==> flow/design.v <==
module add #(parameter width = 32 )
(
    input [width-1:0]a,
    input [width-1:0]b,
    output [width-1:0]c
);
    assign c=a+b;
endmodule
module mux2#(parameter width = 32)
(
    input [width-1:0]a,b,
    input sel,
    output [width-1:0]c
);
assign c = sel==0? a:b;
endmodule
module mux3#(parameter width = 32)
(
    input [width-1:0]a,b,c,
    input [1:0]sel,
    output reg[width-1:0]d
);
always@(*)
begin
    if(sel==2'b00)d=a;
    else if(sel==2'b01)d=b;
    else if(sel==2'b10)d=c;
    else d=0;
end
endmodule
`timescale 1ns / 1ps
module mux4#(parameter width = 32)
(
    input [width-1:0]a,b,c,d,
    input [1:0]sel,
    output reg[width-1:0]e
);
always@(*)
begin
    if(sel==2'b00)e=a;
    else if(sel==2'b01)e=b;
    else if(sel==2'b10)e=c;
    else e=d;
end
endmodule
`timescale 1ns / 1ps
module alu#(parameter WIDTH=32)
(
input [WIDTH-1:0]a,b,
input sel,
output wire[WIDTH-1:0]c,
output zero,
output less
    );
assign c= sel==0? a+b:a-b;
assign zero= c==0? 1:0;  
assign less= c[31]==1? 1:0;
endmodule
`timescale 1ns / 1ps
module Imm
#(parameter 
ADDI=7'b0010011,
ADD=7'b0110011,
SUB=7'b0110011,
AUIPC=7'b0010111,
JAL=7'b1101111,
JALR=7'b1100111,
BEQ=7'b1100011,
BLT=7'b1100011,
LW=7'b0000011,
SW=7'b0100011)
(
input[31:0]in,
output reg[31:0]data
    );
always@(*)
begin
    case(in[6:0])
    ADDI:begin if(~in[31])data={20'b0,in[31:20]};else data={20'b1111_1111_1111_1111_1111,in[31:20]};end
    AUIPC:data={in[31:12],12'b0};
    JAL:begin if(~in[31])data={11'b0,in[31],in[19:12],in[20],in[30:21],1'b0};else data={11'b1111_1111_111,in[31],in[19:12],in[20],in[30:21],1'b0};end
    JALR:begin if(~in[31])data={20'b0,in[31:20]};else data={20'b1111_1111_1111_1111_1111,in[31:20]};end
    BEQ:begin if(~in[31])data={19'b0,in[31],in[7],in[30:25],in[11:8],1'b0};else data={19'b1111_1111_1111_1111_111,in[31],in[7],in[30:25],in[11:8],1'b0};end 
    LW:begin if(~in[31])data={20'b0,in[31:20]};else data={20'b1111_1111_1111_1111_1111,in[31:20]};end
    SW:begin if(~in[31])data={20'b0,in[31:25],in[11:7]};else data={20'b1111_1111_1111_1111_1111,in[31:25],in[11:7]};end
    default:data=32'b0;
    endcase
end
endmodule
`timescale 1ns / 1ps
module control
#(parameter 
ADDI=7'b0010011,
ADD=7'b0110011,
JAL=7'b1101111,
BEQ=7'b1100011,
LW=7'b0000011,
SW=7'b0100011,
JALR=7'b1100111,
AUIPC=7'b0010111
)
(
input hit,
input [31:0]in,
output[31:0]ctrl
    );
reg MemWrite, MemRead, RegWrite;
reg ALUop;  
reg [1:0] RegSrc; 
reg ALUSrc; 
reg jal,beq,blt,jalr,ALUSrc0;
wire [6:0] opcode;
wire [2:0] funct3;
wire [6:0] funct7;
assign opcode=in[6:0];
assign funct3=in[14:12];
assign funct7=in[31:25];
always@(*)
begin
    case(in[6:0])
    ADDI:begin 
    MemWrite <= 0;
    MemRead <= 0; 
    RegWrite <= 1; 
    RegSrc <= 2;
    ALUSrc0 <= 0;
    ALUSrc <= 1;
    ALUop <= 0;
    jal <= 0;
    beq <= 0;
    blt <= 0;
    jalr <= 0;
    end
    ADD:begin 
    MemWrite <= 0;
    MemRead <= 0; 
    RegWrite <= 1; 
    RegSrc <= 2; 
    ALUSrc0 <= 0;
    ALUSrc <= 0;
    ALUop <= funct7==0? 0:1;
    jal <= 0;
    beq <= 0;
    blt <= 0;
    jalr <= 0;
    end
    JAL:begin
    MemWrite <= 0;
    MemRead <= 0;
    RegWrite <= 1;
    RegSrc <= 0; 
    ALUSrc0 <= 0;
    ALUSrc <= 1;
    ALUop <= 0;
    jal <= 1;
    beq <= 0;
    blt <= 0;
    jalr <= 0;
    end
    JALR:begin
    MemWrite <= 0;
    MemRead <= 0;
    RegWrite <= 1;
    RegSrc <= 0; 
    ALUSrc0 <= 0;
    ALUSrc <= 1;
    ALUop <= 0;
    jal <= 0;
    beq <= 0;
    blt <= 0;
    jalr <= 1;
    end
    BEQ:begin
    MemWrite <= 0;
    MemRead <= 0;
    RegWrite <= 0;
    RegSrc <= 0; 
    ALUSrc0 <= 0;
    ALUSrc <= 0;
    ALUop <= 1;
    jal <= 0;
    beq <= funct3==0? 1:0;
    blt <= funct3==0? 0:1;
    jalr <= 0;
    end
    LW:begin
    MemWrite <= 0;
    MemRead <= 1;
    RegWrite <= 1;
    RegSrc <= 1; 
    ALUSrc0 <= 0;
    ALUSrc <= 1;
    ALUop <= 0;
    jal <= 0;
    beq <= 0;
    blt <= 0;
    jalr <= 0;
    end
    SW:begin
    MemWrite <= 1;
    MemRead <= 0;
    RegWrite <= 0;
    RegSrc <= 0; 
    ALUSrc0 <= 0;
    ALUSrc <= 1;
    ALUop <= 0;
    jal <= 0;
    beq <= 0;
    blt <= 0;
    jalr <= 0;
    end
    AUIPC:begin
    MemWrite <= 0;
    MemRead <= 0; 
    RegWrite <= 1; 
    RegSrc <= 2;
    ALUSrc0 <= 1;
    ALUSrc <= 1;
    ALUop <= 0;
    jal <= 0;
    beq <= 0;
    blt <= 0;
    jalr <= 0;
    end
    default:begin 
    MemWrite <= 0;
    MemRead <= 0;
    RegWrite <= 0;
    RegSrc <= 0; 
    ALUSrc0 <= 0;
    ALUSrc <= 0;
    ALUop <= 0;
    jal <= 0;
    beq <= 0;
    blt <= 0;
    jalr <= 0;
    end
    endcase
end
assign ctrl={hit,3'b0,4'b0,4'b0,1'b0,RegWrite,RegSrc,2'b0,MemRead,MemWrite,blt,jalr,jal,beq,2'b0,ALUSrc0,ALUSrc,3'b0,ALUop};
endmodule
module register
#(parameter WIDTH=32)
(
input clk,we,
input [4:0]wa,ra0,ra1,ra2,
input [WIDTH-1:0]wd,
output [WIDTH-1:0]rd0,rd1,rd2
    );
reg [WIDTH-1:0] regfile[0:31];
assign rd0 = (ra0 == 0) ? 0 : ((we == 1) && (wa == ra0)) ? wd : regfile[ra0];
assign rd1 = (ra1 == 0) ? 0 : ((we == 1) && (wa == ra1)) ? wd : regfile[ra1];
assign rd2 = (ra2 == 0) ? 0 : ((we == 1) && (wa == ra2)) ? wd : regfile[ra2];
always@(posedge  clk) 
begin
    if(we && wa != 0) regfile[wa] <= wd;
end
endmodule
`timescale 1ns / 1ps
module SegmentRegister(
input[223:0]in,
input clk,rst,wr,arst,
output[31:0]ctrl,pc,pc4,a,b,ir,imm
    );
reg[223:0]out;
always@(posedge clk, posedge arst)
begin
    if(arst)out<=0;
    else if(rst)out<=0;
    else if(!wr)out<=in;
    else out<=out;
end
assign imm=out[31:0];
assign ir=out[63:32];
assign b=out[95:64];
assign a=out[127:96];
assign pc4=out[159:128];
assign pc=out[191:160];
assign ctrl=out[223:192];
endmodule
`timescale 1ns / 1ps
module PCregister(
input[31:0]a,
input clk,rst,wr,
output [31:0]b
    );
reg[31:0]PC;
always@(posedge clk,posedge rst)
begin
    if(rst)PC<=32'b0000_0000_0000_0000_0011_0000_0000_0000;
    else if(!wr)PC<=a;
end
assign b=PC;
endmodule
`timescale 1ns / 1ps
module Forwarding_Unit(
    input EX_MEM_RegWrite,
    input MEM_WB_RegWrite,
    input [4:0] ID_EX_RegRs1,
    input [4:0] ID_EX_RegRs2,
    input [4:0] EX_MEM_RegRd,
    input [4:0] MEM_WB_RegRd,
    output [1:0]ForwardA,
    output [1:0]ForwardB
    );
reg [1:0]Reg_ForwardA;
reg [1:0]Reg_ForwardB;
always@(*)
begin
    if(EX_MEM_RegWrite && (EX_MEM_RegRd != 0)
      && (EX_MEM_RegRd == ID_EX_RegRs1) )
       Reg_ForwardA <= 1;
    else if(MEM_WB_RegWrite && (MEM_WB_RegRd != 0)
      && (MEM_WB_RegRd == ID_EX_RegRs1)&&~(EX_MEM_RegWrite && (EX_MEM_RegRd!=0)&&(EX_MEM_RegRd==ID_EX_RegRs1)) )
       Reg_ForwardA <= 2;
    else 
       Reg_ForwardA <= 0;
end
always@(*)
begin
     if(EX_MEM_RegWrite && (EX_MEM_RegRd != 0)
      && (EX_MEM_RegRd == ID_EX_RegRs2) )
       Reg_ForwardB <= 1;
     else if(MEM_WB_RegWrite && (MEM_WB_RegRd != 0)
      && (MEM_WB_RegRd == ID_EX_RegRs2)&&~(EX_MEM_RegWrite && (EX_MEM_RegRd!=0)&&(EX_MEM_RegRd==ID_EX_RegRs2)) )
       Reg_ForwardB <= 2;
     else 
       Reg_ForwardB <= 0;
end
assign ForwardA = Reg_ForwardA;
assign ForwardB = Reg_ForwardB;
endmodule
`timescale 1ns / 1ps
module Hazard_Detection_Unit(
    input [4:0] IF_ID_RegRs1,
    input [4:0] IF_ID_RegRs2,
    input [4:0] ID_EX_RegRd,
    input ID_EX_MemRead,
    output reg stop,rst
    );
    always@(*)
    begin
    if(ID_EX_MemRead&&((IF_ID_RegRs1!=0&&IF_ID_RegRs1==ID_EX_RegRd)||(IF_ID_RegRs2!=0&&IF_ID_RegRs2==ID_EX_RegRd)))
    begin
    stop=1'b1;
    rst=1'b1;
    end
    else
    begin
    stop=1'b0;
    rst=1'b0;
    end
    end
endmodule
`timescale 1ns / 1ps
module BHT(
input clk,
input rst,
input [31:0] pc,
input [31:0] brpc_update,
input [31:0] prepc_update,
input is_br_jal,
input really,
output reg [31:0] pcout,
output hit);
reg [1:0] ptr;
reg [31:0] brpc[0:3];
reg [31:0] prepc[0:3];
reg [1:0] state[0:3];
integer i;
assign hit=((pc==brpc[0])&state[0][1])|((pc==brpc[1])&state[1][1])|((pc==brpc[2])&state[2][1])|((pc==brpc[3])&state[3][1]);
always@(*)
begin
   if((pc==brpc[0]) && state[0][1])
      pcout=prepc[0];
   else if((pc==brpc[1]) && state[1][1])
      pcout=prepc[1];
   else if((pc==brpc[2]) && state[2][1])
      pcout=prepc[2];
   else if((pc==brpc[3]) && state[3][1])
      pcout=prepc[3];
   else
      pcout=pc;
end
always@(posedge clk or posedge rst)
begin
   if(rst)
   begin
      ptr<=0;
      for(i=0;i<4;i=i+1)
      begin
         brpc[i]<=0;
         prepc[i]<=0;
         state[i]<=0;
      end
   end
   else if(is_br_jal)
   begin
      if(really)
      begin
         if(brpc_update==brpc[0])
         begin
            case(state[0])
            2'b00:state[0]<=2'b01;
            2'b01:state[0]<=2'b11;
            2'b10:state[0]<=2'b11;
            2'b11:state[0]<=2'b11;
            endcase
         end
         else if(brpc_update==brpc[1])
         begin
            case(state[1])
            2'b00:state[1]<=2'b01;
            2'b01:state[1]<=2'b11;
            2'b10:state[1]<=2'b11;
            2'b11:state[1]<=2'b11;
            endcase
         end
         else if(brpc_update==brpc[2])
         begin
            case(state[2])
            2'b00:state[2]<=2'b01;
            2'b01:state[2]<=2'b11;
            2'b10:state[2]<=2'b11;
            2'b11:state[2]<=2'b11;
            endcase
         end
         else if(brpc_update==brpc[3])
         begin
            case(state[3])
            2'b00:state[3]<=2'b01;
            2'b01:state[3]<=2'b11;
            2'b10:state[3]<=2'b11;
            2'b11:state[3]<=2'b11;
            endcase
         end
         else
         begin
            brpc[ptr]<=brpc_update;
            prepc[ptr]<=prepc_update;
            state[ptr]<=2'b01;
            ptr<=ptr+2'b1;
         end
      end
      else
      begin
         if(brpc_update==brpc[0])
         begin
            case(state[0])
            2'b00:state[0]<=2'b00;
            2'b01:state[0]<=2'b00;
            2'b10:state[0]<=2'b00;
            2'b11:state[0]<=2'b10;
            endcase
         end
         else if(brpc_update==brpc[1])
         begin
            case(state[1])
            2'b00:state[1]<=2'b00;
            2'b01:state[1]<=2'b00;
            2'b10:state[1]<=2'b00;
            2'b11:state[1]<=2'b10;
            endcase
         end
         else if(brpc_update==brpc[2])
         begin
            case(state[2])
            2'b00:state[2]<=2'b00;
            2'b01:state[2]<=2'b00;
            2'b10:state[2]<=2'b00;
            2'b11:state[2]<=2'b10;
            endcase
         end
         else if(brpc_update==brpc[3])
         begin
            case(state[3])
            2'b00:state[3]<=2'b00;
            2'b01:state[3]<=2'b00;
            2'b10:state[3]<=2'b00;
            2'b11:state[3]<=2'b10;
            endcase
         end
      end
   end
end
endmodule
`timescale 1ns / 1ps
module cache(
input clk,
input rst,
input [7:0]cpu_req_addr,
input cpu_req_rw,
input cpu_req_valid,
input [31:0]cpu_data_write,
output reg [31:0]cpu_data_read,
output reg cpu_ready,
output reg [7:0]mem_req_addr,
output reg mem_req_rw,
output reg mem_req_valid,
output reg [127:0]mem_data_write,
input [127:0]mem_data_read,
input mem_ready
);
parameter V = 133;
parameter D = 132;
parameter TagMSB = 131;
parameter TagLSB = 128;
parameter BlockMSB = 127;
parameter BlockLSB = 0 ;
parameter IDLE=0;
parameter CompareTag=1;
parameter Allocate=2;
parameter WriteBack=3;
parameter RST=4;
reg [133:0] cache_data[0:3];            
reg [2:0]state,next_state;
wire hit;
wire [1:0]cpu_req_index;
wire [3:0]cpu_req_tag;
wire [1:0]cpu_req_offset;
assign cpu_req_offset=cpu_req_addr[1:0];
assign cpu_req_index=cpu_req_addr[3:2];
assign cpu_req_tag=cpu_req_addr[7:4];
integer i;
always@(posedge clk,posedge rst)
if(rst)
begin
    state<=RST;
end
else
    state<=next_state;
always@(*)
case(state)
    RST:next_state=IDLE;
    IDLE:if(cpu_req_valid)
            next_state=CompareTag;
         else
            next_state=IDLE;
    CompareTag:if(hit)
                   next_state=IDLE;
               else if(cache_data[cpu_req_index][V:D]==2'b11)                
                   next_state=WriteBack;
               else 
                   next_state=Allocate;
    Allocate:if(mem_ready)
                   next_state=CompareTag;
             else
                   next_state=Allocate;
    WriteBack:if(mem_ready)
                   next_state=Allocate;
              else
                   next_state=WriteBack;
      default:next_state=IDLE;
endcase
assign hit = cache_data[cpu_req_index][V]&(cache_data[cpu_req_index][TagMSB:TagLSB]==cpu_req_tag)? 1:0;
always@(posedge clk,posedge rst)
if(rst)
begin
    cpu_ready<=1'b0;
    mem_req_valid<=1'b0;
end
else if(state==RST)
    ;
else if(state==IDLE)
    begin
    cpu_ready<=1'b0;
    mem_req_valid<=1'b0;
    end
else if(state==CompareTag)
    cpu_ready<=hit;
else if(state==Allocate)
    mem_req_valid<=~mem_ready;
else if(state==WriteBack)
    mem_req_valid<=~mem_ready;
else
begin
    cpu_ready<=1'b0;
    mem_req_valid<=1'b0;
end
always@(posedge clk)
if(state==RST)
    for(i=0;i<4;i=i+1)
        cache_data[i]<=0; 
else if(state==CompareTag)
    if(hit)
        if(cpu_req_rw==1'b0)               
        begin
            cpu_data_read<=cache_data[cpu_req_index][cpu_req_offset*32 +:32];
        end
        else                                
        begin
            cache_data[cpu_req_index][cpu_req_offset*32 +:32]=cpu_data_write;
            cache_data[cpu_req_index][D]=1'b1;
        end
    else
        ;
else if(state==Allocate)                  
    if(!mem_ready)
    begin
        mem_req_addr<={cpu_req_addr[7:2],2'b00};
        mem_req_rw<=1'b0;
    end
    else
    begin
        cache_data[cpu_req_index][BlockMSB:BlockLSB]<=mem_data_read;
        cache_data[cpu_req_index][V:D]<=2'b10;
        cache_data[cpu_req_index][TagMSB:TagLSB]<=cpu_req_tag;
    end
else if(state==WriteBack)                           
    if(!mem_ready)
    begin
        mem_req_addr<={cache_data[cpu_req_index][TagMSB:TagLSB],cpu_req_index,2'b00};
        mem_req_rw<=1'b1;
        mem_data_write<=cache_data[cpu_req_index][BlockMSB:BlockLSB];
    end
endmodule
`timescale 1ns / 1ps
module MMU
#(
parameter WriteMiss=0,
parameter WriteHit=1,
parameter ReadHit=2,
parameter ReadMiss=3,
parameter WriteDirtyMiss=4,
parameter ReadDirtyMiss=5
)
(
input [7:0]a,
input [31:0]d,
input clk,
input we,
output [31:0]spo,
input re,
output stop,
input rst,
output [7:0]mem_req_addr,
output mem_req_rw,
output mem_req_valid,
output [127:0]mem_data_write,
input [127:0]mem_data_read,
input mem_ready
    );
wire [31:0]cpu_data_read;
wire cpu_ready;
wire cpu_req_valid;
assign spo = cpu_data_read;
assign cpu_req_valid = (re|we)&~cpu_ready;
assign stop = ~cpu_ready&(re|we);
cache cache(.clk(clk),
.rst(rst),
.cpu_req_addr(a),
.cpu_req_rw(we),
.cpu_req_valid(cpu_req_valid),
.cpu_data_write(d),
.cpu_data_read(cpu_data_read),
.cpu_ready(cpu_ready),
.mem_req_addr(mem_req_addr),
.mem_req_rw(mem_req_rw),
.mem_req_valid(mem_req_valid),
.mem_data_write(mem_data_write),
.mem_data_read(mem_data_read),
.mem_ready(mem_ready));
endmodule
`timescale 1ns / 1ps
module  cpu_pl (
  input clk,
  input rst,
  output [7:0] imem_addr,
  input [31:0] imem_data,
  output [7:0] mem_req_addr,
  output mem_req_rw,
  output mem_req_valid,
  output [127:0] mem_data_write,
  input [127:0] mem_data_read,
  input mem_ready,
  output [7:0] io_addr,
  output [31:0] io_dout,
  output io_we,
  input [31:0] io_din
);
wire [31:0] pc, pcd, ir, pcin, pce, a, b, imm, ctrl, y, bm, ctrlm, yw, mdr, ctrlw;
wire [4:0] rd, rdm, rdw;
wire wait_stop; 
wire [31:0]hit_nouse0,nouse1,nouse2,nouse3,nouse4,nouse5,nouse6;
wire [31:0]ir0,pc4;
wire [31:0]pcsrc; 
reg [1:0]pcsel;
wire stop,rst_IF_ID;
wire[31:0]pc4d;
wire [31:0]brpc_update,prepc_update,pcout,pcin0,pc_error0,pc_error1,pc_jalr;
wire is_br_jal;
wire really,hit;
BHT BHT_jump(clk,rst,pc,brpc_update,prepc_update,is_br_jal,really,pcout,hit);
assign brpc_update = pce;
assign prepc_update = pcsrc;
assign is_br_jal = ctrl[8]|ctrl[9]|ctrl[11];
mux2 pcmux(pc4,pcout,hit,pcin0);
mux4 pcmux1(pcin0,pc_error0,pc_error1,pc_jalr,pcsel,pcin);
PCregister PC(pcin,clk,rst,stop|wait_stop,pc);
add pcadd(pc,32'b0100,pc4);
assign imem_addr = pc[9:2];
assign ir0 = imem_data;
SegmentRegister IF_ID({hit,31'b0,pc,pc4,32'b0,32'b0,ir0,32'b0},clk,rst_IF_ID,stop|wait_stop,rst,hit_nouse0,pcd,pc4d,nouse1,nouse2,ir,nouse3);
wire RegWrite,rst_ID_EX,rst_ID_EX0,rst_ID_EX1;
wire [31:0]wd,rd1,rd2,immd,ctrld,pc4e,ire;
wire [31:0]rs2_or_imm,alunum1,alunum2,aluresult,irm,irw,rs1_or_pc;
wire [31:0]rf_nouse;
register registerfile(clk,RegWrite,rdw,5'b0,ir[19:15],ir[24:20],wd,rf_nouse,rd1,rd2);
Imm Immnumber(ir,immd);
control Control(hit_nouse0[31],ir,ctrld);
SegmentRegister ID_EX(wait_stop ? {ctrl,pce,pc4e,alunum1,alunum2,ire,imm} : {ctrld,pcd,pc4d,rd1,rd2,ir,immd},
    clk,rst_ID_EX,1'b0,rst,ctrl,pce,pc4e,a,b,ire,imm);
assign rd=ire[11:7];
Hazard_Detection_Unit Hazard_Detection(ir[19:15],ir[24:20],ire[11:7],ctrl[13],stop,rst_ID_EX0);
wire [1:0]afwd,bfwd;
wire zero,less;
wire [31:0]pc4m;
wire jalr;
mux2 rd2_imm(alunum2,imm,ctrl[4],rs2_or_imm);
add addar(pce,imm,pcsrc);
mux3 fwda(a,y,wd,afwd,alunum1);
mux3 fwdb(b,y,wd,bfwd,alunum2);
mux2 rs1_pc(alunum1,pce,ctrl[5],rs1_or_pc);
Forwarding_Unit forwarding_unit(ctrlm[18],ctrlw[18],ire[19:15],ire[24:20],irm[11:7],irw[11:7],afwd,bfwd);
alu ALU(rs1_or_pc,rs2_or_imm,ctrl[0],aluresult,zero,less);
assign rst_ID_EX1 = ((really&~ctrl[31])|(~really&ctrl[31])|jalr);
assign rst_ID_EX = (rst_ID_EX0|rst_ID_EX1)&(~wait_stop);
assign rst_IF_ID = ((really&~ctrl[31])|(~really&ctrl[31])|jalr)&(~wait_stop);
assign jalr = ctrl[10];
assign pc_jalr = aluresult;
assign pc_error0 = pc4e;
assign pc_error1 = pcsrc;
always@(*)
begin
    if(jalr)
    pcsel<=2'b11;
    else if(~really&ctrl[31])
    pcsel<= 2'b01;
    else if(really&~ctrl[31])
    pcsel <= 2'b10;
    else
    pcsel <= 2'b00;
end
assign really = (zero&ctrl[8])|ctrl[9]|(ctrl[11]&less);
SegmentRegister EX_MEM({ctrl,32'b0,pc4e,aluresult,alunum2,ire,32'b0},clk,1'b0,wait_stop,rst,ctrlm,nouse4,pc4m,y,bm,irm,nouse5);
assign rdm=irm[11:7];
wire [31:0]lw_data,pc4w,bmw;
wire mem_write;
assign mem_write=ctrlm[12]&~y[10];
MMU Dmmu(.a(y[9:2]),.d(bm),.clk(clk),.we(mem_write),.spo(lw_data),.re(ctrlm[13]&~y[10]),.stop(wait_stop),.rst(rst),
    .mem_req_addr(mem_req_addr),.mem_req_rw(mem_req_rw),.mem_req_valid(mem_req_valid),
    .mem_data_write(mem_data_write),.mem_data_read(mem_data_read),.mem_ready(mem_ready));
SegmentRegister MEM_WB({ctrlm,bm,pc4m,lw_data,y,irm,32'b0},clk,wait_stop,1'b0,rst,ctrlw,bmw,pc4w,mdr,yw,irw,nouse6);
assign rdw=irw[11:7];
wire [31:0]wrdata;
mux2 mdr_or_io(mdr,io_din,yw[10],wrdata);
mux3 rfwd(pc4w,wrdata,yw,ctrlw[17:16],wd);
assign RegWrite=ctrlw[18];
assign io_addr=yw[7:0];
assign io_dout=bmw;
assign io_we=yw[10]&ctrlw[12];
endmodule
==> flow/run.sh <==
#!/bin/bash
# the make line also repeats each setting of config.mk as NAME=value (left out here)
make -C /OpenROAD-flow-scripts/flow DESIGN_CONFIG=/design/flow/config.mk WORK_HOME=/design/flow/orfs CLKGATE_MAP_FILE= finish
==> flow/config.mk <==
export PLATFORM = sky130hd
export DESIGN_NAME = cpu_pl
export DESIGN_NICKNAME = cpu_pl
export VERILOG_FILES = /design/flow/design.v
export SDC_FILE = /design/flow/constraint.sdc
export NUM_CORES = 4
export LEC_CHECK = 0
export CAP_MARGIN = 40
export CELL_PAD_IN_SITES_DETAIL_PLACEMENT = 2
export CELL_PAD_IN_SITES_GLOBAL_PLACEMENT = 1
export CORE_ASPECT_RATIO = 0.95
export CORE_MARGIN = 2
export CORE_UTILIZATION = 40
export GPL_TIMING_DRIVEN = 0
export SLEW_MARGIN = 20
==> flow/constraint.sdc <==
create_clock -name core_clock -period 9.18 [get_ports {clk}]
set_input_delay 1.8360 -clock core_clock [delete_from_list [all_inputs] [get_ports {clk}]]
set_output_delay 1.8360 -clock core_clock [all_outputs]
set_load 0.01 [all_outputs]
==> impl_metrics.yaml, run 1 <==
# implementation run metrics
timing:
  report.final.slew_viol_count: 0
  relSlewSlack_pct: 28.59
  min_period_ns: 9.277
  max_freq_ghz: 0.1078
  fin_crit_sh_pct: 101.1
  hold_violations: 0
  worst_pin_slew_ns: 1.065
  fin_ws_ns: -0.09733
  rsz0062_at_grt: "yes"
  skew_ns: 0.04557
  tns_ns: -0.1074
  setup_viol: 2
synthesis:
  synth_seq_share_pct: 55.09
  yosys_warnings: 16
  netlist_top_cells_count: "edfxtp_1, nand2_1, dfrtp_1"
  synth_top_area_share_pct: 29.32
  synthArstFlopShare_pct: 32.38
  mux_area_share_pct: 19.30
  ys_sh_xor_pct: 2.807
  synth_dominant_cell_count: "edfxtp_1"
  yosysChipArea_um2: 122000
  netlist_top_cells_area: "edfxtp_1, dfrtp_1, mux4_2"
  yosysCellCount: 9677
  logic_family: "multiplexers"
  yosys_most_used_dff: "edfxtp_1"
  largest_area_cell: "edfxtp_1"
  synthAdderAreaFrac_pct: 0.7919
  edf_count: 1191
  synth.avg_cell_area_um2: 12.61
  synth_cells: 9677
  synth_cell_types: 99
  aoi_share_pct: 11.06
  synthesis.area_um2: 122000
  simple_gate_area_share_pct: 7.804
  numSynthFlops: 2554
global_routing:
  grt_util_met2_pct: 60.00
  grt_most_used_layer: "met2"
  grt_pass1_vias: 103561
  grtUsageMet1_pct: 51.92
  gr-total-overflow: 0
  grt_pass1_wl_mm: 862.6
  grt_usage_pct: 40.24
  grt_max_degree: 38
  grtUsageMet3_pct: 10.15
  antenna_found_initial: 87
job:
  max_cap_violations: 0
  warnings: 37
setup_path:
  startpoint_type: "input pin"
  crit_top_cell: "nand2_1"
  crit_buf_inv: 5
  path_depth: 29
  endpoint_kind: "flip-flop"
  max_stage_delay_ns: 0.89
  path_class: "in -> reg"
  r2r_setup_slack_ns: 0.01
  critPathSlowestCell: "o32ai_1"
  r2r-end: "ID_EX.out[202]$_DFFE_PP0P_"
  cp_top_family: "AND-OR/OR-AND gates"
  cp.arrival_ns: 10.00
  r2r-start: "MEM_WB.out[42]$_DFF_PP0_"
  reg2reg_depth: 35
  cp-endpoint: "ID_EX.out[202]$_DFFE_PP0P_"
  cp.required_ns: 9.90
  path_max_fanout: 10
  cp-startpoint: "io_din[1]"
clock_tree:
  htree_levels: 5
  root_buffer: "clkbuf_16"
  clk_path_buf_depth: 4
  cts_buffers: 297
  clock-sinks: 2554
  cts_tree: "yes"
  clkSlewWorstSetupHoldPaths_ns: 0.06
  clkLatencyLatePin_ns: 0.94
power:
  top_power_group: "combinational logic"
  powerSeq_mw: 15.1
  pg_comb_mw: 18.4
  internal_power_mw: 26.81
  combPwrFrac_pct: 40.1
  cellLeakagePower_nw: 54.40
  p_sw_mw: 19.13
  swShare_pct: 41.63
  powerDensity_nw_per_um2: 310.2
  ir_drop_uv: 286.2
  p_clk_share_pct: 27.0
  sequentialPowerShare_pct: 32.9
  clk-power_mw: 12.4
finish:
  seqCellArea_um2: 67200
  final_util_pct: 48.80
  postLayoutCellArea_um2: 148100
  logic_area_um2: 52230
  fillers: 29160
  syn2layout_area_growth_pct: 21.40
  nNetsFinal: 11050
floorplanning:
  die_y_um: 542.2
  num_rows: 197
  core_area_um2: 303400
  dieArea_um2: 309400
  ioPinCount: 382
  die_x_um: 570.6
  fp_util_pct: 40.20
route:
  wire_per_inst_um: 41.77
  ant_nets: 0
  routed_wl_mm: 632.1
  dr.first_iter.drc_count: 13088
  vias: 99803
  drc: 0
  vias_per_cell: 6.595
  dr.pass1.iters: 6
worst_hold_path:
  hold_class: "reg -> reg"
  min-delay-start: "EX_MEM.out[100]$_DFFE_PP0N_"
  whs_endpoint: "Dmmu.cache.mem_req_addr[2]$_DFFE_PP_"
  holdPathStages: 0
place:
  place_congestion: 0.9867
  port_buffers: 379
  dpl_cell_area_um2: 136700
  dp.final_hpwl_mm: 469.9
run_status:
  check.faults: "setup timing"
  status: "finished with violations"
[layout make-up]
class / instances / area share (%)
timing repair buffer: 777 / 6.441
clock inverter: 124 / 0.9413
tap: 4079 / 3.446
buffer: 800 / 2.560
sequential: 2554 / 45.38
antenna: 36 / 0.06084
multi-input combinational: 6261 / 35.27
inverter: 88 / 0.2256
clock buffer: 413 / 5.680
[metal layers]
metal  vias to the layer above  wire length, um
li1                      38529                -
met1                     53012           238000
met5                         -              336
met3                      1665            67560
met2                      6549           276200
met4                        48            50000
[timing repair]
| action | CTS | global route |
|---|---|---|
| endpoints found under the hold margin | 0 | 0 |
| resized | 125 | 92 |
| endpoints found under the setup margin | 578 | 307 |
| pin swaps | 15 | 21 |
| buffers inserted | 27 | 19 |
| gates cloned | 4 | 1 |
| hold buffers | 0 | 0 |
[through the flow]
| step | power (mW) | hold WS, ns | setup slack [ns] | instances |
|---|---|---|---|---|
| after CTS | 44.84 | 0.4553 | 0.0008882 | 15051 |
| after global placement | 30.52 | 0.4315 | -9.815 | 14169 |
| after detailed placement | 32.13 | 0.4402 | -3.194 | 14493 |
| after global routing | 46.72 | 0.4659 | -0.08529 | 15098 |
| final | 45.94 | 0.4507 | -0.09733 | 15132 |
| after floorplan | 22.76 | 0.4231 | -4.012 | 9711 |
==> run 2: changes to the inputs <==
Settings changed: CAP_MARGIN 40 to 20, CELL_PAD_IN_SITES_DETAIL_PLACEMENT 2 to not set, CELL_PAD_IN_SITES_GLOBAL_PLACEMENT 1 to not set, CORE_ASPECT_RATIO 0.95 to not set, CORE_UTILIZATION 40 to 66, GPL_TIMING_DRIVEN 0 to not set.
Clock period 9.18 ns to 7.46 ns, I/O delays scaled along.
==> run 2 against run 1 <==
- the flow now stops in 5_1_grt
- die area down 39%
- synthesized area unchanged
- synthesized cell count unchanged
==> impl_metrics.yaml, run 2 <==
# implementation run metrics
run_status:
  status: "aborted with a tool error"
  stop_stage: "5_1_grt"
synthesis:
  netlist_top_cells_count: "edfxtp_1, nand2_1, dfrtp_1"
  mux_area_share_pct: 19.30
  synth_dominant_cell_count: "edfxtp_1"
  synth.avg_cell_area_um2: 12.61
  yosys_warnings: 16
  synth_seq_share_pct: 55.09
  yosysChipArea_um2: 122000
  synth_cells: 9677
  synth_top_area_share_pct: 29.32
  yosys_most_used_dff: "edfxtp_1"
  aoi_share_pct: 11.06
  synthAdderAreaFrac_pct: 0.7919
  edf_count: 1191
  largest_area_cell: "edfxtp_1"
  netlist_top_cells_area: "edfxtp_1, dfrtp_1, mux4_2"
  synthArstFlopShare_pct: 32.38
  ys_sh_xor_pct: 2.807
  numSynthFlops: 2554
  synthesis.area_um2: 122000
  yosysCellCount: 9677
  synth_cell_types: 99
  simple_gate_area_share_pct: 7.804
  logic_family: "multiplexers"
floorplanning:
  fp_util_pct: 66.56
  ioPinCount: 382
  die_y_um: 433.9
  die_x_um: 433.9
  dieArea_um2: 188300
  num_rows: 157
  core_area_um2: 183300
place:
  dp.final_hpwl_mm: 311.8
  dpl_cell_area_um2: 131800
  pre_cts_slack_ns: -1.673
  port_buffers: 379
  place_congestion: 1.028
clock_tree:
  clock-sinks: 2554
  cts_buffers: 277
  htree_levels: 5
  cts_hold_buf: 0
  root_buffer: "clkbuf_16"
  clk_path_buf_depth: 4
-- run 2: what timing repair did --
action | 4_1_cts
endpoints found under the hold margin | 0
pin swaps | 24
setup buffers | 11
gates cloned | 1
endpoints found under the setup margin | 571
resized | 48
-- run 2: stage by stage --
step | instances | hold WS, ns
floorplan | 9711 | 0.4231
global placement | 12437 | 0.4324
detailed placement | 12438 | 0.4345
CTS | 12923 | 0.4511
==> run 3: changes to the inputs <==
Settings changed: ABC_AREA set to 0, CELL_PAD_IN_SITES_DETAIL_PLACEMENT set to 2, CORE_MARGIN 2 to 9, CORE_UTILIZATION 66 to 67, CTS_CLUSTER_SIZE set to 72, GPL_TIMING_DRIVEN set to 1, HOLD_SLACK_MARGIN set to -0.03, MAX_ROUTING_LAYER set to met5, MIN_ROUTING_LAYER set to met1, PLACE_DENSITY set to 0.87, SETUP_SLACK_MARGIN set to 1.89.
Clock period 7.46 ns to 7.53 ns, I/O delays scaled along.
==> run 3 against run 2 <==
- the flow stops in 3_5_place_dp
- synthesized cell count stayed put
- die area is 5.0% higher
- synthesized area stayed put
==> impl_metrics.yaml, run 3 <==
# implementation run metrics
floorplanning:
  num_rows: 156
  fp_util_pct: 67.42
  die_y_um: 444.7
  core_area_um2: 180900
  ioPinCount: 382
  dieArea_um2: 197700
  die_x_um: 444.7
run_status:
  error: "[ERROR DPL-0033] detailed placement checks failed during check placement."
  status: "aborted with a tool error"
  stop_stage: "3_5_place_dp"
synthesis:
  numSynthFlops: 2554
  mux_area_share_pct: 19.30
  netlist_top_cells_count: "edfxtp_1, nand2_1, dfrtp_1"
  aoi_share_pct: 11.06
  yosys_warnings: 16
  synthesis.area_um2: 122000
  yosys_most_used_dff: "edfxtp_1"
  yosysChipArea_um2: 122000
  ys_sh_xor_pct: 2.807
  synth_dominant_cell_count: "edfxtp_1"
  simple_gate_area_share_pct: 7.804
  synth_cell_types: 99
  synth.avg_cell_area_um2: 12.61
  synth_top_area_share_pct: 29.32
  edf_count: 1191
  synth_seq_share_pct: 55.09
  synth_cells: 9677
  netlist_top_cells_area: "edfxtp_1, dfrtp_1, mux4_2"
  logic_family: "multiplexers"
  yosysCellCount: 9677
  largest_area_cell: "edfxtp_1"
  synthAdderAreaFrac_pct: 0.7919
  synthArstFlopShare_pct: 32.38
place:
  place_congestion: 1.062
  port_buffers: 379
==> run 3: through the flow <==
step / hold slack [ns] / worst slack [ns]
after global placement: 0.4300 / -1.143
after floorplan: 0.4231 / -5.332
==> run 4: changes to the inputs <==
Settings changed: ABC_AREA 0 to not set, CELL_PAD_IN_SITES_DETAIL_PLACEMENT 2 to not set, CORE_MARGIN 9 to 2, CORE_UTILIZATION 67 to 72, CTS_CLUSTER_DIAMETER set to 363, CTS_CLUSTER_SIZE 72 to 99, GPL_TIMING_DRIVEN 1 to not set, HOLD_SLACK_MARGIN -0.03 to not set, MAX_ROUTING_LAYER met5 to not set, MIN_ROUTING_LAYER met1 to not set, PLACE_DENSITY 0.87 to 0.39, SETUP_SLACK_MARGIN 1.89 to not set, TNS_END_PERCENT set to 10.
Clock period 7.53 ns to 5.18 ns, I/O delays scaled along.
==> run 4 against run 3 <==
- the run fails in 5_1_grt
- die area down 13%
- synthesized cell count unchanged
- synthesized area unchanged
==> impl_metrics.yaml, run 4 <==
# implementation run metrics
run_status:
  status: "aborted with a tool error"
  stop_stage: "5_1_grt"
  error: "[ERROR GRT-0116] Global routing finished with congestion. Check the congestion regions in the DRC Viewer."
clock_tree:
  root_buffer: "clkbuf_16"
  clk_path_buf_depth: 3
  cts_buffers: 29
  htree_levels: 1
  clock-sinks: 2554
synthesis:
  netlist_top_cells_area: "edfxtp_1, dfrtp_1, mux4_2"
  yosysChipArea_um2: 122000
  numSynthFlops: 2554
  logic_family: "multiplexers"
  synthAdderAreaFrac_pct: 0.7919
  synth_dominant_cell_count: "edfxtp_1"
  edf_count: 1191
  synthArstFlopShare_pct: 32.38
  yosysCellCount: 9677
  synthesis.area_um2: 122000
  ys_sh_xor_pct: 2.807
  synth.avg_cell_area_um2: 12.61
  mux_area_share_pct: 19.30
  yosys_most_used_dff: "edfxtp_1"
  yosys_warnings: 16
  synth_seq_share_pct: 55.09
  synth_cell_types: 99
  aoi_share_pct: 11.06
  synth_top_area_share_pct: 29.32
  simple_gate_area_share_pct: 7.804
  largest_area_cell: "edfxtp_1"
  synth_cells: 9677
  netlist_top_cells_count: "edfxtp_1, nand2_1, dfrtp_1"
place:
  place_congestion: 1.067
  pre_cts_slack_ns: -3.544
  port_buffers: 379
  dp.final_hpwl_mm: 329.6
  dpl_cell_area_um2: 132900
  dp.cells: 12343
floorplanning:
  num_rows: 151
  die_y_um: 415.6
  die_x_um: 415.6
  fp_util_pct: 72.22
  core_area_um2: 168900
  ioPinCount: 382
  dieArea_um2: 172700
global_routing:
  gr-total-overflow: 37
  grt_usage_pct: 60.40
run 4: per-layer routing:
metal	track usage, %	overflow
met1	67.03	1
met2	82.73	15
met3	32.65	1
met4	52.63	19
met5	15.14	1
run 4: through the flow:
stage | TNS, ns | power [mW]
floorplan | -7591.81 | 40.33
detailed placement | -1860.18 | 54.83
CTS | -1186.02 | 61.77
global placement | -1727.09 | 53.67
run 4: repair_timing:
| action | in CTS |
|---|---|
| endpoints found under the setup margin | 748 |
| hold buffers | 0 |
| gates cloned | 14 |
| resized | 261 |
| pin swaps | 104 |
| setup buffers | 25 |
==> run 5: changes to the inputs <==
Settings changed: CTS_CLUSTER_SIZE 99 to 98, PLACE_DENSITY 0.39 to not set, SETUP_SLACK_MARGIN set to -0.52.
Clock period 5.18 ns to 5.35 ns, I/O delays scaled along.
==> run 5 against run 4 <==
- the flow again stops in 5_1_grt
- die area unchanged
- synthesized area unchanged
- synthesized cell count unchanged
==> impl_metrics.yaml, run 5 <==
# implementation run metrics
synthesis:
  synth_cells: 9677
  netlist_top_cells_count: "edfxtp_1, nand2_1, dfrtp_1"
  synth_seq_share_pct: 55.09
  synthArstFlopShare_pct: 32.38
  aoi_share_pct: 11.06
  yosysCellCount: 9677
  ys_sh_xor_pct: 2.807
  yosys_warnings: 16
  largest_area_cell: "edfxtp_1"
  edf_count: 1191
  synth.avg_cell_area_um2: 12.61
  yosys_most_used_dff: "edfxtp_1"
  yosysChipArea_um2: 122000
  synth_top_area_share_pct: 29.32
  synth_dominant_cell_count: "edfxtp_1"
  synthAdderAreaFrac_pct: 0.7919
  synthesis.area_um2: 122000
  logic_family: "multiplexers"
  numSynthFlops: 2554
  simple_gate_area_share_pct: 7.804
  mux_area_share_pct: 19.30
  netlist_top_cells_area: "edfxtp_1, dfrtp_1, mux4_2"
  synth_cell_types: 99
place:
  dpl_cell_area_um2: 133100
  port_buffers: 379
  dp.cells: 12368
  dp.final_hpwl_mm: 343.8
  place_congestion: 1.067
  pre_cts_slack_ns: -3.527
run_status:
  error: "[ERROR GRT-0232] Routing congestion too high. Check the congestion heatmap in the GUI."
  status: "aborted with a tool error"
  stop_stage: "5_1_grt"
clock_tree:
  clk_path_buf_depth: 3
  root_buffer: "clkbuf_16"
  cts_hold_buf: 0
  htree_levels: 1
  cts_buffers: 30
  clock-sinks: 2554
floorplanning:
  core_area_um2: 168900
  dieArea_um2: 172700
  fp_util_pct: 72.22
  ioPinCount: 382
  die_y_um: 415.6
  num_rows: 151
  die_x_um: 415.6
global_routing:
  gr-total-overflow: 38
  grt_usage_pct: 63.62
-- run 5: per-layer routing --
layer | GRT overflow | track usage, %
met5 | 0 | 20.98
met3 | 0 | 39.34
met4 | 26 | 59.21
met2 | 11 | 82.67
met1 | 1 | 69.14
-- run 5: repair_timing --
item / CTS
endpoints found under the setup margin: 588
gates resized: 80
endpoints found under the hold margin: 0
pin swaps: 9
buffers inserted: 6
==> run 6: changes to the inputs <==
Settings changed: CORE_UTILIZATION 72 to 65, CTS_CLUSTER_DIAMETER 363 to not set, CTS_CLUSTER_SIZE 98 to 53, GPL_TIMING_DRIVEN set to 1, PLACE_DENSITY set to 0.7, SETUP_SLACK_MARGIN -0.52 to not set, TNS_END_PERCENT 10 to not set.
Clock period 5.35 ns to 6.52 ns, I/O delays scaled along.
==> run 6 against run 5 <==
- now fails the layout checks on setup timing
- synthesized cell count is the same
- synthesized area is the same
- die area grew 11%
==> impl_metrics.yaml, run 6 <==
# implementation run metrics
timing:
  setup_viol: 574
  report.final.slew_viol_count: 0
  tns_ns: -379.81
  max_freq_ghz: 0.1339
  fin_ws_ns: -0.9463
  relSlewSlack_pct: 12.21
  skew_ns: 0.07578
  worst_pin_slew_ns: 1.317
  fin_crit_sh_pct: 114.5
  rsz0062_at_grt: "yes"
  hold_violations: 0
  min_period_ns: 7.466
finish:
  final_util_pct: 76.76
  seqCellArea_um2: 67250
  nNetsFinal: 10628
  logic_area_um2: 52670
  postLayoutCellArea_um2: 143700
  fillers: 11049
  syn2layout_area_growth_pct: 17.80
route:
  ant_nets: 0
  routed_wl_mm: 480.0
  dr.first_iter.drc_count: 16251
  wire_per_inst_um: 36.71
  vias_per_cell: 7.400
  dr.pass1.iters: 7
  vias: 96751
  drc: 0
global_routing:
  grt_pass1_vias: 93667
  grt_pass1_wl_mm: 667.5
  gr-total-overflow: 0
  grt_usage_pct: 48.74
  grt_max_degree: 242
  antenna_found_initial: 63
setup_path:
  path_depth: 32
  max_stage_delay_ns: 0.41
  startpoint_type: "flip-flop"
  endpoint_kind: "flip-flop"
  crit_buf_inv: 5
  cp.required_ns: 7.38
  cp-endpoint: "PC.PC[7]$_DFFE_PP0P_"
  reg2reg_depth: 32
  path_class: "reg -> reg"
  cp_top_family: "simple AND/OR/NAND/NOR gates"
  r2r-end: "PC.PC[7]$_DFFE_PP0P_"
  r2r_setup_slack_ns: -0.95
  r2r-start: "ID_EX.out[52]$_DFFE_PP0P_"
  cp-startpoint: "ID_EX.out[52]$_DFFE_PP0P_"
  cp.arrival_ns: 8.32
  crit_top_cell: "buf_4"
  path_max_fanout: 7
  critPathSlowestCell: "dfrtp_1"
power:
  pg_comb_mw: 23.5
  sequentialPowerShare_pct: 35.6
  internal_power_mw: 37.32
  powerSeq_mw: 21.6
  combPwrFrac_pct: 38.7
  top_power_group: "combinational logic"
  swShare_pct: 38.60
  powerDensity_nw_per_um2: 423.0
  cellLeakagePower_nw: 53.74
  p_clk_share_pct: 25.8
  p_sw_mw: 23.46
  clk-power_mw: 15.7
  ir_drop_uv: 422.9
clock_tree:
  root_buffer: "clkbuf_16"
  clock-sinks: 2554
  cts_tree: "yes"
  htree_levels: 5
  clkLatencyLatePin_ns: 0.97
  clk_path_buf_depth: 4
  clkSlewWorstSetupHoldPaths_ns: 0.07
  cts_buffers: 280
synthesis:
  synth_seq_share_pct: 55.09
  largest_area_cell: "edfxtp_1"
  logic_family: "multiplexers"
  netlist_top_cells_area: "edfxtp_1, dfrtp_1, mux4_2"
  synthArstFlopShare_pct: 32.38
  yosys_warnings: 16
  synth_cells: 9677
  aoi_share_pct: 11.06
  edf_count: 1191
  synth_top_area_share_pct: 29.32
  yosysCellCount: 9677
  simple_gate_area_share_pct: 7.804
  mux_area_share_pct: 19.30
  netlist_top_cells_count: "edfxtp_1, nand2_1, dfrtp_1"
  ys_sh_xor_pct: 2.807
  synth_cell_types: 99
  synthesis.area_um2: 122000
  yosys_most_used_dff: "edfxtp_1"
  numSynthFlops: 2554
  synthAdderAreaFrac_pct: 0.7919
  yosysChipArea_um2: 122000
  synth_dominant_cell_count: "edfxtp_1"
  synth.avg_cell_area_um2: 12.61
worst_hold_path:
  min-delay-start: "Dmmu.cache.cpu_data_read[4]$_DFFE_PP_"
  whs_endpoint: "MEM_WB.out[100]$_DFF_PP0_"
  hold_class: "reg -> reg"
  holdPathStages: 1
place:
  port_buffers: 379
  dp.final_hpwl_mm: 290.5
  place_congestion: 1.052
  dpl_cell_area_um2: 132200
floorplanning:
  dieArea_um2: 191100
  ioPinCount: 382
  core_area_um2: 187200
  num_rows: 159
  die_y_um: 437.2
  die_x_um: 437.2
  fp_util_pct: 65.16
run_status:
  check.faults: "setup timing"
  status: "finished with violations"
job:
  max_cap_violations: 0
  warnings: 62
==> run 6: routing by layer <==
metal | track usage (%) | routed length, um
met3 | 15.45 | 70610
met1 | 61.51 | 154400
met2 | 71.58 | 208900
met4 | 35.06 | 45800
met5 | 0 | 323
==> run 6: through the flow <==
stage               setup WS, ns  std cells  hold slack (ns)  total power, mW
finish                   -0.9463      13074           0.4374            60.78
global route              -1.104      13064           0.4637            61.89
CTS                      -0.7734      12971           0.4478            58.87
detailed placement        -1.676      12472           0.4355            43.07
global placement          -1.640      12472           0.4313            42.73
floorplan                 -6.140       9711           0.4231            32.28
==> run 6: cell type report <==
type                    count  share of cell area [%]
clock buffers             364                   5.368
well taps                2495                   2.173
clock inverters           107                  0.7001
inverters                  88                  0.2360
diodes                     33                 0.05747
repair buffers           1174                   8.007
multi-input cells        6259                   36.66
flip-flops and latches   2554                   46.80
==> run 6: what timing repair did <==
| item | CTS | global route |
|---|---|---|
| endpoints found under the setup margin | 578 | 578 |
| buffers inserted | 24 | 34 |
| pin swaps | 46 | 106 |
| hold buffers | 0 | 0 |
| gates cloned | 4 | 38 |
| resized | 85 | 239 |
==> run 7: changes to the inputs <==
Settings changed: CORE_UTILIZATION 65 to 69, CTS_CLUSTER_DIAMETER set to 363, CTS_CLUSTER_SIZE 53 to 99, GPL_TIMING_DRIVEN 1 to not set, PLACE_DENSITY 0.7 to not set.
Clock period 6.52 ns to 5.18 ns, I/O delays scaled along.
==> run 7 against run 6 <==
- the flow now stops in 5_1_grt
- die area shrank 5.7%
- synthesized cell count is the same
- synthesized area is the same
==> impl_metrics.yaml, run 7 <==
# implementation run metrics
synthesis:
  netlist_top_cells_area: "edfxtp_1, dfrtp_1, mux4_2"
  synthesis.area_um2: 122000
  simple_gate_area_share_pct: 7.804
  synth_seq_share_pct: 55.09
  yosys_warnings: 16
  synth_cell_types: 99
  ys_sh_xor_pct: 2.807
  mux_area_share_pct: 19.30
  largest_area_cell: "edfxtp_1"
  netlist_top_cells_count: "edfxtp_1, nand2_1, dfrtp_1"
  synth_top_area_share_pct: 29.32
  synthAdderAreaFrac_pct: 0.7919
  yosysCellCount: 9677
  yosys_most_used_dff: "edfxtp_1"
  yosysChipArea_um2: 122000
  synth_dominant_cell_count: "edfxtp_1"
  edf_count: 1191
  logic_family: "multiplexers"
  numSynthFlops: 2554
  synth_cells: 9677
  synth.avg_cell_area_um2: 12.61
  aoi_share_pct: 11.06
  synthArstFlopShare_pct: 32.38
run_status:
  stop_stage: "5_1_grt"
  status: "aborted with a tool error"
  error: "[ERROR GRT-0232] Routing congestion too high. Check the congestion heatmap in the GUI."
clock_tree:
  clock-sinks: 2554
  root_buffer: "clkbuf_16"
  clk_path_buf_depth: 3
  htree_levels: 1
  cts_buffers: 29
  cts_hold_buf: 0
floorplanning:
  die_y_um: 424.5
  core_area_um2: 175900
  fp_util_pct: 69.34
  num_rows: 154
  dieArea_um2: 180200
  ioPinCount: 382
  die_x_um: 424.5
place:
  dp.cells: 12509
  place_congestion: 1.035
  dp.final_hpwl_mm: 365.8
  port_buffers: 379
global_routing:
  gr-total-overflow: 178
  grt_usage_pct: 66.22
[run 7: routing by layer]
layer | GRT usage (%) | overflow
met3 | 43.51 | 13
met4 | 62.56 | 80
met1 | 69.94 | 6
met5 | 24.89 | 1
met2 | 85.46 | 78
[run 7: what timing repair did]
action | in CTS
endpoints found under the setup margin | 596
setup buffers | 57
pin swaps | 59
endpoints found under the hold margin | 0
resized | 165
gates cloned | 12
[run 7: per-stage QoR]
stage	setup slack (ns)	hold slack, ns	utilization (%)	instance area, um^2
global placement	-2.812	0.4287	76.01	133700
floorplan	-7.212	0.4231	-	122700
CTS	-2.241	0.4864	77.36	136100
detailed placement	-2.842	0.4390	76.01	133700
==> run 8: changes to the inputs <==
Settings changed: CORE_UTILIZATION 69 to 33, CTS_CLUSTER_DIAMETER 363 to not set, CTS_CLUSTER_SIZE 99 to not set.
Clock period 5.18 ns to 9.1 ns, I/O delays scaled along.
==> run 8 against run 7 <==
- now clean on timing, DRC and antenna
- synthesized cell count is the same
- die area rose by 110%
- synthesized area did not move
==> impl_metrics.yaml, run 8 <==
# implementation run metrics
setup_path:
  r2r-end: "PC.PC[17]$_DFFE_PP0P_"
  crit_top_cell: "buf_4"
  path_class: "in -> reg"
  r2r_setup_slack_ns: 0.90
  startpoint_type: "input pin"
  critPathSlowestCell: "nor3b_1"
  cp.required_ns: 9.93
  endpoint_kind: "flip-flop"
  cp.arrival_ns: 9.22
  path_depth: 40
  r2r-start: "MEM_WB.out[39]$_DFF_PP0_"
  reg2reg_depth: 35
  crit_buf_inv: 9
  cp-startpoint: "io_din[0]"
  cp_top_family: "simple AND/OR/NAND/NOR gates"
  cp-endpoint: "PC.PC[17]$_DFFE_PP0P_"
  max_stage_delay_ns: 0.65
  path_max_fanout: 7
clock_tree:
  cts.repair.resized: 0
  cts_hold_buf: 0
  clkLatencyLatePin_ns: 0.97
  clock-sinks: 2554
  post-cts-setup-buffers: 0
  clk_path_buf_depth: 4
  clkSlewWorstSetupHoldPaths_ns: 0.07
  root_buffer: "clkbuf_16"
  cts_tree: "yes"
  htree_levels: 5
  cts_buffers: 288
power:
  internal_power_mw: 26.46
  clk-power_mw: 11.9
  p_sw_mw: 16.25
  powerDensity_nw_per_um2: 298.0
  ir_drop_uv: 300.3
  cellLeakagePower_nw: 51.94
  top_power_group: "registers"
  combPwrFrac_pct: 35.8
  powerSeq_mw: 15.5
  p_total_mw: 42.72
  sequentialPowerShare_pct: 36.3
  p_clk_share_pct: 27.9
  pg_comb_mw: 15.3
  swShare_pct: 38.05
timing:
  report.final.slew_viol_count: 0
  rsz0062_at_grt: "no"
  tns_ns: 0
  skew_ns: 0.1258
  hold_violations: 0
  min_period_ns: 8.391
  setup_viol: 0
  whs_ns: 0.4497
  max_freq_ghz: 0.1192
  worst_pin_slew_ns: 1.234
  relSlewSlack_pct: 17.21
  fin_crit_sh_pct: 92.21
synthesis:
  yosys_warnings: 16
  mux_area_share_pct: 19.30
  yosysCellCount: 9677
  synthArstFlopShare_pct: 32.38
  edf_count: 1191
  synth_dominant_cell_count: "edfxtp_1"
  netlist_top_cells_area: "edfxtp_1, dfrtp_1, mux4_2"
  synthAdderAreaFrac_pct: 0.7919
  numSynthFlops: 2554
  aoi_share_pct: 11.06
  synth_seq_share_pct: 55.09
  synth_top_area_share_pct: 29.32
  ys_sh_xor_pct: 2.807
  synth.avg_cell_area_um2: 12.61
  logic_family: "multiplexers"
  yosys_most_used_dff: "edfxtp_1"
  synth_cell_types: 99
  synthesis.area_um2: 122000
  simple_gate_area_share_pct: 7.804
  yosysChipArea_um2: 122000
  netlist_top_cells_count: "edfxtp_1, nand2_1, dfrtp_1"
  largest_area_cell: "edfxtp_1"
  synth_cells: 9677
route:
  dr.pass1.iters: 9
  ant_nets: 0
  routed_wl_mm: 465.6
  vias_per_cell: 5.852
  dr.first_iter.drc_count: 11479
  drc: 0
  vias: 89948
  wire_per_inst_um: 30.29
floorplanning:
  die_y_um: 612.0
  core_area_um2: 368600
  die_x_um: 612.0
  fp_util_pct: 33.09
  ioPinCount: 382
  num_rows: 223
  dieArea_um2: 374500
finish:
  syn2layout_area_growth_pct: 17.50
  fillers: 34470
  nNetsFinal: 10368
  final_util_pct: 38.89
global_routing:
  gr-total-overflow: 0
  grt_usage_pct: 24.18
  grt_max_degree: 166
  grt_pass1_vias: 89748
  antenna_found_initial: 94
  grt_pass1_wl_mm: 659.2
place:
  dp.final_hpwl_mm: 308.3
  place_congestion: 0.9539
  port_buffers: 379
worst_hold_path:
  min-delay-start: "Dmmu.cache.cpu_data_read[0]$_DFFE_PP_"
  whs_endpoint: "MEM_WB.out[96]$_DFF_PP0_"
  holdPathStages: 1
  hold_class: "reg -> reg"
run_status:
  status: "timing/DRC/antenna clean"
job:
  warnings: 92
  max_cap_violations: 0
==> run 8: cell type report <==
type	instances	area [um^2]	area share (%)
tap	4950	6193	4.321
clock inverter	111	1257	0.8773
inverter	88	336.6	0.2348
sequential	2554	67250	46.92
multi-input combinational	6256	51550	35.97
timing repair buffer	909	8202	5.722
antenna	93	232.7	0.1624
clock buffer	409	8302	5.792
==> run 8: stage by stage <==
step,setup WS (ns),instance area (um^2),cells
CTS,0.6330,143000,15276
global placement,-0.3559,133500,14755
floorplan,-4.076,122100,9711
finish,0.7093,143300,15370
detailed placement,-0.2849,133500,14756
global route,0.1180,143300,15360
==> run 8: per-layer routing <==
| metal | up-vias | track usage (%) | wire, um |
|---|---|---|---|
| met4 | 34 | 14.74 | 31760 |
| met3 | 1229 | 5.510 | 45790 |
| met5 | - | 0 | 203 |
| met1 | 46217 | 30.72 | 175100 |
| li1 | 37166 | - | - |
| met2 | 5302 | 37.55 | 212700 |
==> run 9: changes to the inputs <==
Settings changed: CORE_UTILIZATION 33 to 72, CTS_CLUSTER_DIAMETER set to 363, CTS_CLUSTER_SIZE set to 98, PLACE_DENSITY set to 0.38, TNS_END_PERCENT set to 5.
Clock period 9.1 ns to 5.35 ns, I/O delays scaled along.
==> run 9 against run 8 <==
- the run now fails in 5_1_grt
- synthesized area unchanged
- die area shrank 54%
- synthesized cell count did not move
==> impl_metrics.yaml, run 9 <==
# implementation run metrics
run_status:
  status: "aborted with a tool error"
  stop_stage: "5_1_grt"
  error: "[ERROR GRT-0116] Global routing finished with congestion. Check the congestion regions in the DRC Viewer."
place:
  dp.final_hpwl_mm: 343.8
  dpl_cell_area_um2: 133100
  port_buffers: 379
  place_congestion: 1.067
synthesis:
  synthesis.area_um2: 122000
  synth_top_area_share_pct: 29.32
  synth_dominant_cell_count: "edfxtp_1"
  synthAdderAreaFrac_pct: 0.7919
  yosys_most_used_dff: "edfxtp_1"
  synth_cells: 9677
  ys_sh_xor_pct: 2.807
  yosys_warnings: 16
  netlist_top_cells_area: "edfxtp_1, dfrtp_1, mux4_2"
  mux_area_share_pct: 19.30
  edf_count: 1191
  netlist_top_cells_count: "edfxtp_1, nand2_1, dfrtp_1"
  largest_area_cell: "edfxtp_1"
  synth.avg_cell_area_um2: 12.61
  yosysCellCount: 9677
  aoi_share_pct: 11.06
  synthArstFlopShare_pct: 32.38
  logic_family: "multiplexers"
  numSynthFlops: 2554
  synth_cell_types: 99
  yosysChipArea_um2: 122000
  simple_gate_area_share_pct: 7.804
  synth_seq_share_pct: 55.09
floorplanning:
  die_x_um: 415.6
  num_rows: 151
  ioPinCount: 382
  die_y_um: 415.6
  fp_util_pct: 72.22
  dieArea_um2: 172700
  core_area_um2: 168900
global_routing:
  grt_usage_pct: 66.51
  gr-total-overflow: 48
clock_tree:
  cts_buffers: 30
  root_buffer: "clkbuf_16"
  clock-sinks: 2554
  clk_path_buf_depth: 3
  cts_hold_buf: 0
  htree_levels: 1
## run 9: timing repair
action	CTS
gates resized	248
setup endpoints to repair	596
pin swaps	89
buffers inserted	45
cloned	4
## run 9: per-stage QoR
stage	instances	power, mW	setup WS [ns]
CTS	12471	60.65	-1.918
detailed placement	12368	53.67	-3.527
global placement	12368	52.35	-3.288
floorplan	9711	39.05	-7.076
## run 9: layer usage
metal,GRT overflow,global-route usage (%)
met1,0,70.45
met2,12,84.75
met3,14,44.28
met4,22,63.06
met5,0,28.45
==> run 10: changes to the inputs <==
Settings changed: CORE_UTILIZATION 72 to 67, CTS_CLUSTER_DIAMETER 363 to not set, CTS_CLUSTER_SIZE 98 to 42, PLACE_DENSITY 0.38 to not set, SETUP_SLACK_MARGIN set to -0.43, TNS_END_PERCENT 5 to not set.
Clock period 5.35 ns to 6.13 ns, I/O delays scaled along.
==> run 10 against run 9 <==
- synthesized cell count is the same
- synthesized area is the same
- die area grew 7.4%
- the flow again stops in 5_1_grt
==> impl_metrics.yaml, run 10 <==
# implementation run metrics
synthesis:
  yosys_most_used_dff: "edfxtp_1"
  synthesis.area_um2: 122000
  synth_cells: 9677
  synthAdderAreaFrac_pct: 0.7919
  numSynthFlops: 2554
  yosys_warnings: 16
  ys_sh_xor_pct: 2.807
  largest_area_cell: "edfxtp_1"
  synth_top_area_share_pct: 29.32
  simple_gate_area_share_pct: 7.804
  yosysCellCount: 9677
  aoi_share_pct: 11.06
  netlist_top_cells_count: "edfxtp_1, nand2_1, dfrtp_1"
  synth_cell_types: 99
  synthArstFlopShare_pct: 32.38
  synth_seq_share_pct: 55.09
  mux_area_share_pct: 19.30
  yosysChipArea_um2: 122000
  synth_dominant_cell_count: "edfxtp_1"
  netlist_top_cells_area: "edfxtp_1, dfrtp_1, mux4_2"
  edf_count: 1191
  synth.avg_cell_area_um2: 12.61
  logic_family: "multiplexers"
place:
  port_buffers: 379
  dp.final_hpwl_mm: 319.5
  pre_cts_slack_ns: -2.355
  dpl_cell_area_um2: 132600
  dp.cells: 12405
  place_congestion: 1.047
floorplanning:
  core_area_um2: 180700
  die_x_um: 430.7
  fp_util_pct: 67.49
  ioPinCount: 382
  dieArea_um2: 185500
  num_rows: 156
  die_y_um: 430.7
run_status:
  stop_stage: "5_1_grt"
  error: "[ERROR GRT-0116] Global routing finished with congestion. Check the congestion regions in the DRC Viewer."
  status: "aborted with a tool error"
global_routing:
  grt_usage_pct: 61.92
  gr-total-overflow: 19
clock_tree:
  cts_buffers: 277
  clk_path_buf_depth: 4
  clock-sinks: 2554
  root_buffer: "clkbuf_16"
  cts_hold_buf: 0
  htree_levels: 5
run 10: through the flow:
step                      power [mW]  hold WS (ns)
after floorplan                34.34        0.4231
after global placement         45.73        0.4290
after detailed placement       46.28        0.4360
after CTS                      63.46        0.4472
run 10: per-layer routing:
metal	track usage (%)	overflow
met3	36.66	1
met5	16.55	0
met4	58.84	9
met2	82.44	9
met1	66.36	0
run 10: timing repair:
action / CTS
endpoints found under the setup margin: 574
cloned: 16
setup buffers: 32
gates resized: 123
endpoints found under the hold margin: 0
pin swaps: 35
==> run 11: changes to the inputs <==
Settings changed: CORE_UTILIZATION 67 to 40, CTS_CLUSTER_SIZE 42 to not set, SETUP_SLACK_MARGIN -0.43 to not set.
Clock period 6.13 ns to 9.5 ns, I/O delays scaled along.
==> run 11 against run 10 <==
- the run now finishes clean
- synthesized cell count unchanged
- die area increased by 67%
- synthesized area unchanged
==> impl_metrics.yaml, run 11 <==
# implementation run metrics
timing:
  fin_crit_sh_pct: 93.40
  worst_pin_slew_ns: 1.277
  max_freq_ghz: 0.1127
  rsz0062_at_grt: "no"
  report.final.slew_viol_count: 0
  relSlewSlack_pct: 14.90
  tns_ns: 0
  min_period_ns: 8.873
  skew_ns: 0.05127
  setup_viol: 0
  hold_violations: 0
global_routing:
  grt_pass1_wl_mm: 645.5
  antenna_found_initial: 65
  grt_pass1_vias: 87496
  gr-total-overflow: 0
  grt_usage_pct: 28.83
  grt_max_degree: 200
synthesis:
  netlist_top_cells_area: "edfxtp_1, dfrtp_1, mux4_2"
  yosys_warnings: 16
  numSynthFlops: 2554
  synth_cells: 9677
  synth.avg_cell_area_um2: 12.61
  synthesis.area_um2: 122000
  netlist_top_cells_count: "edfxtp_1, nand2_1, dfrtp_1"
  largest_area_cell: "edfxtp_1"
  synthAdderAreaFrac_pct: 0.7919
  ys_sh_xor_pct: 2.807
  synth_dominant_cell_count: "edfxtp_1"
  synth_top_area_share_pct: 29.32
  aoi_share_pct: 11.06
  edf_count: 1191
  simple_gate_area_share_pct: 7.804
  mux_area_share_pct: 19.30
  synth_cell_types: 99
  logic_family: "multiplexers"
  yosysCellCount: 9677
  yosysChipArea_um2: 122000
  synthArstFlopShare_pct: 32.38
  synth_seq_share_pct: 55.09
  yosys_most_used_dff: "edfxtp_1"
floorplanning:
  fp_util_pct: 40.25
  num_rows: 202
  die_x_um: 556.2
  core_area_um2: 303000
  ioPinCount: 382
  dieArea_um2: 309400
  die_y_um: 556.2
setup_path:
  cp-endpoint: "PC.PC[8]$_DFFE_PP0P_"
  cp.arrival_ns: 9.70
  reg2reg_depth: 32
  critPathSlowestCell: "dfrtp_1"
  cp-startpoint: "MEM_WB.out[42]$_DFF_PP0_"
  path_max_fanout: 15
  cp_top_family: "simple AND/OR/NAND/NOR gates"
  path_depth: 32
  cp.required_ns: 10.33
  endpoint_kind: "flip-flop"
  path_class: "reg -> reg"
  crit_buf_inv: 4
  startpoint_type: "flip-flop"
  r2r-start: "MEM_WB.out[42]$_DFF_PP0_"
  crit_top_cell: "buf_4"
  max_stage_delay_ns: 0.61
  r2r_setup_slack_ns: 0.63
  r2r-end: "PC.PC[8]$_DFFE_PP0P_"
power:
  p_total_mw: 40.39
  sequentialPowerShare_pct: 36.6
  pg_comb_mw: 14.3
  powerDensity_nw_per_um2: 285.5
  cellLeakagePower_nw: 51.62
  combPwrFrac_pct: 35.4
  clk-power_mw: 11.3
  p_clk_share_pct: 28.0
  powerSeq_mw: 14.8
  top_power_group: "registers"
  swShare_pct: 38.00
  internal_power_mw: 25.04
  p_sw_mw: 15.35
  ir_drop_uv: 185.3
finish:
  fillers: 26637
  nNetsFinal: 10305
  syn2layout_area_growth_pct: 15.98
route:
  ant_nets: 0
  vias: 89294
  routed_wl_mm: 456.0
  dr.first_iter.drc_count: 11975
  drc: 0
  vias_per_cell: 6.256
  wire_per_inst_um: 31.95
  dr.pass1.iters: 9
clock_tree:
  htree_levels: 5
  cts_tree: "yes"
  clk_path_buf_depth: 4
  root_buffer: "clkbuf_16"
  clkSlewWorstSetupHoldPaths_ns: 0.06
  clkLatencyLatePin_ns: 0.93
  cts.repair.resized: 0
  post-cts-setup-buffers: 0
  cts_hold_buf: 0
  clock-sinks: 2554
  cts_buffers: 286
worst_hold_path:
  hold_class: "reg -> reg"
  whs_endpoint: "MEM_WB.out[117]$_DFF_PP0_"
  min-delay-start: "Dmmu.cache.cpu_data_read[21]$_DFFE_PP_"
  holdPathStages: 1
place:
  port_buffers: 379
  place_congestion: 0.9557
  dp.final_hpwl_mm: 300.0
job:
  warnings: 81
  max_cap_violations: 0
run_status:
  status: "timing/DRC/antenna clean"
[run 11: layer usage]
metal,vias up,global-route usage (%),share of wire [%]
met5,-,0,0.044
met1,46078,39.00,39
met2,5110,43.98,45
met4,28,14.01,5.7
met3,1110,6.310,9.6
li1,36968,-,-
[run 11: final cells by class]
type	count	area, um^2	share of cell area (%)
Clock buffer	364	7854	5.552
Sequential cell	2554	67250	47.53
Inverter	88	336.6	0.2379
Antenna cell	35	87.58	0.06191
Tap cell	3978	4977	3.518
Timing Repair Buffer	848	7799	5.513
Multi-Input combinational cell	6256	51540	36.43
Clock inverter	151	1630	1.152
[run 11: metrics by stage]
stage | worst slack, ns | std cells | cell area, um^2 | hold slack [ns] | utilization (%)
floorplan | -3.756 | 9711 | 122100 | 0.4231 | -
global placement | -0.07268 | 13719 | 131800 | 0.4318 | 43.49
detailed placement | 0.01572 | 13720 | 131800 | 0.4344 | 43.50
CTS | 0.7214 | 14235 | 141300 | 0.4477 | 46.63
global route | 0.2305 | 14265 | 141400 | 0.4751 | 46.68
finish | 0.6266 | 14274 | 141500 | 0.4490 | 46.68
Power and IR drop assume default switching activity.
